## ALU
module ALU (
    input  logic clk,
    input  logic rst_n,
    input  logic [5:0] alu_op,
    input  logic word,
    input  logic [15:0] a,
    input  logic [15:0] b,
    input  logic cf_in,
    input  logic [4:0] shift_cnt,
    output logic [15:0] result
);
    logic [15:0] a_in, b_in;
    parameter ADD = 6'b000000;
    parameter SUB = 6'b000001;
    parameter CMP = 6'b000010;
    parameter INC = 6'b000011;
    parameter DEC = 6'b000100;
    parameter NEG = 6'b000101;
    parameter AND = 6'b000110;
    parameter OR = 6'b000111;
    parameter XOR = 6'b001000;
    parameter NOT = 6'b001001;
    parameter TEST = 6'b001010;
    parameter SHL = 6'b001011;
    parameter SHR = 6'b001100;
    parameter SAR = 6'b001101;
    parameter ROL = 6'b001110;
    parameter ROR = 6'b001111;
    parameter RCL = 6'b010000;
    parameter RCR = 6'b010001;
    parameter MUL = 6'b010010;
    parameter IMUL = 6'b010011;
    parameter DIV = 6'b010100;
    parameter IDIV = 6'b010101;
  ...
Size in the first run: ~2,200 cells after synthesis, roughly 16 flip-flops, roughly 0.016 mm² of cells after synthesis.
clock: 100.0 ns
lec_check: 0
cap_margin: 20
cell_pad_in_sites_global_placement: 1
core_aspect_ratio: 0.57
core_margin: 2
core_utilization: 40
slew_margin: 20
run.sh (not shown) runs the stock make flow with config.mk's settings and CLKGATE_MAP_FILE=.
The baseline finished with timing, DRC and antenna clean.
Edit:
- ABC_AREA: unset -> 1
- MAX_ROUTING_LAYER: unset -> met4
- clock period: 100.0 -> 31.5 ns (I/O delays scaled with it)
Area after synthesis increases slightly.
Cell count increases by about a fifth.
Worst hold slack gets worse by 14000 ps.
Global-route usage decreases by 0.71 points.
Final area increases by roughly a tenth.
Clock-buffer cell count does not change.
Die size increases slightly.
Edit:
- ABC_AREA: 1 -> unset
- CELL_PAD_IN_SITES_GLOBAL_PLACEMENT: 1 -> unset
- CORE_ASPECT_RATIO: 0.57 -> unset
- CORE_UTILIZATION: 40 -> 63
- MAX_ROUTING_LAYER: met4 -> unset
- TNS_END_PERCENT: unset -> 5
- clock period: 31.5 -> 29.3 ns (I/O delays scaled with it)
After rerunning: The changed run did not get past global routing; area after synthesis went down by about 1.2%; synthesized cell count went down by about 15%; die area went down by 37%.
Edit:
- CORE_UTILIZATION: 63 -> 50
- TNS_END_PERCENT: 5 -> unset
- clock period: 29.3 -> 52.8 ns (I/O delays scaled with it)
The changed run completed without violations.
Synthesized area is unchanged.
Synthesized cell count stays the same.
Die size rises by 25%.
Edit:
- CORE_UTILIZATION: 50 -> 68
- SETUP_SLACK_MARGIN: unset -> -2.0
- clock period: 52.8 -> 29.3 ns (I/O delays scaled with it)
The changed run aborted during global routing on GRT-0232.
Die size is lower by 26%.
Synthesized area is unchanged.
Synthesized cell count does not change.

---

Setup of job 3258:
The RTL this note starts from:
==> flow/design.v <==
`timescale 1ns/1ns
module ALU (
    input  logic clk,
    input  logic rst_n,
    input  logic [5:0] alu_op,
    input  logic word,
    input  logic [15:0] a,
    input  logic [15:0] b,
    input  logic cf_in,
    input  logic [4:0] shift_cnt,
    output logic [15:0] result
);
    logic [15:0] a_in, b_in;
    parameter ADD = 6'b000000;
    parameter SUB = 6'b000001;
    parameter CMP = 6'b000010;
    parameter INC = 6'b000011;
    parameter DEC = 6'b000100;
    parameter NEG = 6'b000101;
    parameter AND = 6'b000110;
    parameter OR = 6'b000111;
    parameter XOR = 6'b001000;
    parameter NOT = 6'b001001;
    parameter TEST = 6'b001010;
    parameter SHL = 6'b001011;
    parameter SHR = 6'b001100;
    parameter SAR = 6'b001101;
    parameter ROL = 6'b001110;
    parameter ROR = 6'b001111;
    parameter RCL = 6'b010000;
    parameter RCR = 6'b010001;
    parameter MUL = 6'b010010;
    parameter IMUL = 6'b010011;
    parameter DIV = 6'b010100;
    parameter IDIV = 6'b010101;
    always @(posedge clk or negedge rst_n) begin
        if (!rst_n) begin
            a_in <= 0;
            b_in <= 0;
        end else begin
            case(alu_op)
                ADD: begin
                    result <= a + b;
                end
                SUB: begin
                    result <= a - b;
                end
                CMP: begin
                    result <= a - b;
                end
                INC: begin
                    result <= a + 1;
                end
                DEC: begin
                    result <= a - 1;
                end
                NEG: begin
                    result <= 0 - a;
                end
                AND: begin
                    result <= a & b;
                end
                OR: begin
                    result <= a | b;
                end
                XOR: begin
                    result <= a ^ b;
                end
                NOT: begin
                    result <= ~a;
                end
                TEST: begin
                    result <= a & b;
                end
                SHL: begin
                    result <= a << shift_cnt;
                end
                SHR: begin
                    result <= a >> shift_cnt;
                end
                SAR: begin
                    result <= a >>> shift_cnt;
                end
                ROL: begin
                    result <= {a[15:0], a[15:0]};
                end
                ROR: begin
                    result <= {a[0], a[15:1]};
                end
                RCL: begin
                    result <= {a[15:0], cf_in};
                end
                RCR: begin
                    result <= {cf_in, a[15:0]};
                end
                MUL: begin
                    result <= a * b;    
                end
                IMUL: begin
                    result <= a * b;    
                end
                DIV: begin
                    result <= (b == 16'd0) ? 16'hFFFF : a / b;
                end
                IDIV: begin
                    result <= (b == 16'd0) ? 16'hFFFF : a / b;
                end
            endcase
        end
    end
endmodule
clock: 47.5 ns
lec_check: 0
abc_area: 1
cap_margin: 40
core_aspect_ratio: 1.33
core_margin: 2
core_utilization: 72
cts_cluster_diameter: 267
cts_cluster_size: 98
place_density: 0.42
slew_margin: 20
Job 3258 completed; timing, DRC and antenna clean
[inputs] job 1363 vs job 3258
- CORE_ASPECT_RATIO removed (was 1.33)
- CTS_CLUSTER_DIAMETER removed (was 267)
- CORE_UTILIZATION changed from 72 to 58
- PLACE_DENSITY removed (was 0.42)
- CTS_CLUSTER_SIZE removed (was 98)
- TNS_END_PERCENT newly set to 5
- CAP_MARGIN changed from 40 to 20
- ABC_AREA removed (was 1)
- the clock period (ns, I/O delays scaled along) changed from 47.5 to 29.3
[summary]
- To summarise job 1363: no stage aborted, but the layout did not pass its checks, failing on negative setup slack.
- Job 1363 vs job 3258 — switching power share of the total dropped 3.4 points.
- Delta(horizontal die dimension, job 1363 - job 3258) > 0
- The higher layout overhead on the synthesized area came out of job 1363.
- Comparing job 3258 and job 1363, the lower worst slew slack as a fraction of its limit is on job 1363.
- When the final numbers for job 3258 and job 1363 were put side by side, the number of cells on the worst hold path turned out to be smaller in job 3258.
- Summed area of non-filler cells in the final layout delta for job 1363 relative to job 3258: about 33% higher
- Of job 3258 and job 1363, the run reporting the lower sequential share of layout area was job 1363.
Setup changes, job 1363 to job 4614
- ABC_AREA: unset -> 1
- CORE_UTILIZATION: 58 -> 65
- the clock period (ns, I/O delays scaled along): 29.3 -> 56.3
Findings:
- Job 4614 reached the final stage; the timing, DRC and antenna checks on its layout passed.
- From job 1363 to job 4614 the numbers moved as follows: power in combinational cells -about 65%; total of fill cells in the finished design +813.
- The number of placement rows of job 4614 falls short of that of job 1363 by 5.0%.
- Taking job 1363 as the reference, in job 4614 synthesized cell count up 390, number of global-route vias before repair down 16%, power density of the placed cells down about 50%, final total power down 64%.
- Synthesized-area fraction occupied by xor and xnor cells was higher in job 1363 than in job 4614.
Changes in job 1607 relative to job 4614:
- CORE_UTILIZATION changed from 65 to 25
- ABC_AREA removed (was 1)
- TNS_END_PERCENT removed (was 5)
- the clock period (ns, I/O delays scaled along) changed from 56.3 to 52.8
--- outcome ---
Compared job 1607 vs job 4614, and multi-input gate share of the layout cell area is up in job 1607.
Job 1607 against job 4614: and-or/or-and share of the synthesized area climbed 9.9 points; final total negative setup slack closely matched the old numbers; synthesized-area fraction occupied by adder cells rose 0.35 points; overall power after layout now sits higher.
Power figures rest on the tool's default switching activity, not on a simulated workload.
